== job 692 ==
Design convolver, start of the top module:
module convolver #(
parameter n = 9'h010,
parameter k = 9'h003,
parameter s = 1,
parameter N = 16
)(
input clk,
input ce,
input global_rst,
input [N-1:0] activation,
input [(k*k)*16-1:0] weight1,
output[N-1:0] conv_op,
output valid_conv,
output end_conv
);
Size: ~7100 cells after synthesis, ~660 flip-flops, ~180 I/O pins, roughly 63000 um^2 of cells after synthesis.
==> flow/config.mk <==
export PLATFORM = sky130hd
export DESIGN_NAME = convolver
export DESIGN_NICKNAME = convolver
export VERILOG_FILES = /design/flow/design.v
export SDC_FILE = /design/flow/constraint.sdc
export NUM_CORES = 4
export LEC_CHECK = 0
export ABC_AREA = 0
export CAP_MARGIN = 40
export CELL_PAD_IN_SITES_DETAIL_PLACEMENT = 0
export CORE_MARGIN = 2
export CORE_UTILIZATION = 72
export CTS_CLUSTER_DIAMETER = 369
export CTS_CLUSTER_SIZE = 20
export GPL_ROUTABILITY_DRIVEN = 1
export MAX_ROUTING_LAYER = met4
export SETUP_SLACK_MARGIN = -0.11
export SLEW_MARGIN = 20
==> flow/constraint.sdc <==
create_clock -name core_clock -period 4.95 [get_ports {clk}]
set_input_delay 0.9900 -clock core_clock [delete_from_list [all_inputs] [get_ports {clk}]]
set_output_delay 0.9900 -clock core_clock [all_outputs]
set_load 0.01 [all_outputs]
run.sh (not shown) runs the stock make flow with config.mk's settings and CLKGATE_MAP_FILE=.
The layout from job 692, despite a flow that completed every stage, fails the layout checks, with the failing checks listed as setup timing.
diff inputs: job 692 => job 6941
- swapping 20 for 37 in CTS_CLUSTER_SIZE
- clearing SETUP_SLACK_MARGIN, which used to be -0.11
- clearing CELL_PAD_IN_SITES_DETAIL_PLACEMENT, which used to be 0
- clearing GPL_ROUTABILITY_DRIVEN, which used to be 1
- swapping 40 for 20 in CAP_MARGIN
- swapping 72 for 70 in CORE_UTILIZATION
- clearing ABC_AREA, which used to be 0
- clearing MAX_ROUTING_LAYER, which used to be met4
- clearing CTS_CLUSTER_DIAMETER, which used to be 369
- swapping 4.95 for 6.36 in the clock period (ns, I/O delays scaled along)
Findings:
- Going from job 692 to job 6941, the number of well taps was found to have gone up by about 1.8%.
- Job 6941 went all the way through the flow, and no timing, DRC or antenna check failed.
- Looking at final routed wirelength across all metal layers, job 6941 sits about 10% below job 692.
- Per the comparison of job 6941 with job 692, met1 layer wirelength in the final routing went down, number of levels in the clock H-tree climbed 1, proportion of power drawn by the clock network now sits higher.
- Site row count in job 6941 is 2 higher than in job 692
- Where via count is concerned, job 692 is outperformed by job 6941.
The following lists how job 1943 was set up differently from job 6941:
- CORE_UTILIZATION: 70 -> 29
- CTS_CLUSTER_SIZE: 37 -> unset
- the clock period (ns, I/O delays scaled along): 6.36 -> 12.4
[summary]
The number of placement rows reported for job 1943 is greater than that of job 6941 by 61. Job 1943: met3 routing resource usage after global routing 3.4 points below job 6941. Against job 6941, job 1943 comes in 6.02 ns higher on data required time at the worst endpoint.


The RTL this note starts from:
==> flow/design.v <==
`timescale 1ns / 1ps
module mac #(
	  parameter N = 16
    )(
    input clk,rst,ce,
    input [N-1:0] a,
    input [N-1:0] b,
    input [N-1:0] c,
    output reg [N-1:0] p
    );
always@(posedge clk)
 begin
    if(rst)
    begin
        p<=0;
    end
    else if(ce)
    begin
        p <= (a*b+c);
    end
 end
endmodule
module variable_shift_reg #(parameter width = 8, parameter size = 3) (
input clk,
input ce,
input rst,
input [width-1:0] data_in,
output [width-1:0] data_out
);
reg [width-1:0] sr [size-1:0];
generate
genvar i;
for(i = 0;i < size;i = i + 1)
begin
    always@(posedge clk)
    begin
        if(rst)
        begin
            sr[i] <= 'd0;
        end
        else
        begin
            if(ce)
            begin
                if(i == 'd0)
                begin
                    sr[i] <= data_in;
                end
                else
                begin
                    sr[i] <= sr[i-1];
                end
            end
        end
    end
end
endgenerate
assign data_out = sr[size-1];
endmodule
module convolver #(
parameter n = 9'h010,
parameter k = 9'h003,
parameter s = 1,
parameter N = 16
)(
input clk,
input ce,
input global_rst,
input [N-1:0] activation,
input [(k*k)*16-1:0] weight1,
output[N-1:0] conv_op,
output valid_conv,
output end_conv
);
reg [31:0] count,count2,count3,row_count;
reg en1,en2,en3;
wire [15:0] tmp [k*k+1:0];
wire [15:0] weight [0:k*k-1];
generate
	genvar l;
	for(l=0;l<k*k;l=l+1)
	begin
      assign weight [l][N-1:0] = weight1[N*l +: N];
	end
endgenerate
assign tmp[0] = 32'h0000000;
generate
genvar i;
  for(i = 0;i<k*k;i=i+1)
  begin: MAC
    if((i+1)%k ==0)
    begin
      if(i==k*k-1)
      begin
      mac #(.N(N)) mac(
        .clk(clk),
        .ce(ce),
        .rst(global_rst),
        .a(activation),
        .b(weight[i]),
        .c(tmp[i]),
        .p(conv_op)
        );
      end
      else
      begin
      wire [N-1:0] tmp2;
      mac #(.N(N)) mac(
        .clk(clk),
        .ce(ce),
        .rst(global_rst),
        .a(activation),
        .b(weight[i]),
        .c(tmp[i]),
        .p(tmp2)
        );
      variable_shift_reg #(.width(N),.size(n-k)) SR (
          .clk(clk),
          .ce(ce),
          .rst(global_rst),
          .data_in(tmp2),
          .data_out(tmp[i+1])
          );
      end
    end
    else
    begin
   mac #(.N(N)) mac2(
      .clk(clk),
      .ce(ce),
      .rst(global_rst),
      .a(activation),
      .b(weight[i]),
      .c(tmp[i]),
      .p(tmp[i+1])
      );
    end
  end
endgenerate
always@(posedge clk)
begin
  if(global_rst)
  begin
    count <=0;
    count2<=0;
    count3<=0;
    row_count <= 0;
    en1<=0;
    en2<=1;
    en3<=0;
  end
  else if(ce)
  begin
    if(count == (k-1)*n+k-1)
    begin
      en1 <= 1'b1;
      count <= count+1'b1;
    end
    else
    begin
      count<= count+1'b1;
    end
  if(en1 && en2)
  begin
    if(count2 == n-k)
    begin
      count2 <= 0;
      en2 <= 0 ;
      row_count <= row_count + 1'b1;
    end
    else
    begin
      count2 <= count2 + 1'b1;
    end
  end
  if(~en2)
  begin
  if(count3 == k-2)
  begin
    count3<=0;
    en2 <= 1'b1;
  end
  else
    count3 <= count3 + 1'b1;
  end
  if((((count2 + 1) % s == 0) && (row_count % s == 0))||(count3 == k-2)&&(row_count % s == 0)||(count == (k-1)*n+k-1))
  begin
    en3 <= 1;
  end
  else
    en3 <= 0;
  end
end
	assign end_conv = (count>= n*n+2) ? 1'b1 : 1'b0;
	assign valid_conv = (en1&&en2&&en3);
endmodule
clock: 8.5 ns
lec_check: 0
cap_margin: 35
cell_pad_in_sites_detail_placement: 2
core_margin: 4
core_utilization: 40
cts_cluster_diameter: 268
gpl_routability_driven: 0
max_routing_layer: met4
place_density: 0.61
setup_slack_margin: 1.48
slew_margin: 20
tns_end_percent: 15
The first run ended with an error in global routing (5_1_grt), error GRT-0116.
Rerun with:
- CAP_MARGIN: 35 -> 20
- CELL_PAD_IN_SITES_DETAIL_PLACEMENT: 2 -> unset
- CORE_MARGIN: 4 -> 2
- CORE_UTILIZATION: 40 -> 70
- CTS_CLUSTER_DIAMETER: 268 -> unset
- CTS_CLUSTER_SIZE: unset -> 33
- GPL_ROUTABILITY_DRIVEN: 0 -> unset
- MAX_ROUTING_LAYER: met4 -> unset
- PLACE_DENSITY: 0.61 -> unset
- SETUP_SLACK_MARGIN: 1.48 -> unset
- TNS_END_PERCENT: 15 -> unset
- clock period: 8.5 -> 5.57 ns (I/O delays scaled with it)
What happened: This time the run finished but failed the layout checks on negative setup slack. Die size falls by 44%. Synthesized cell count stays the same. Synthesized area stays the same.
No activity file was given, so power comes from the tool's default toggle rates.
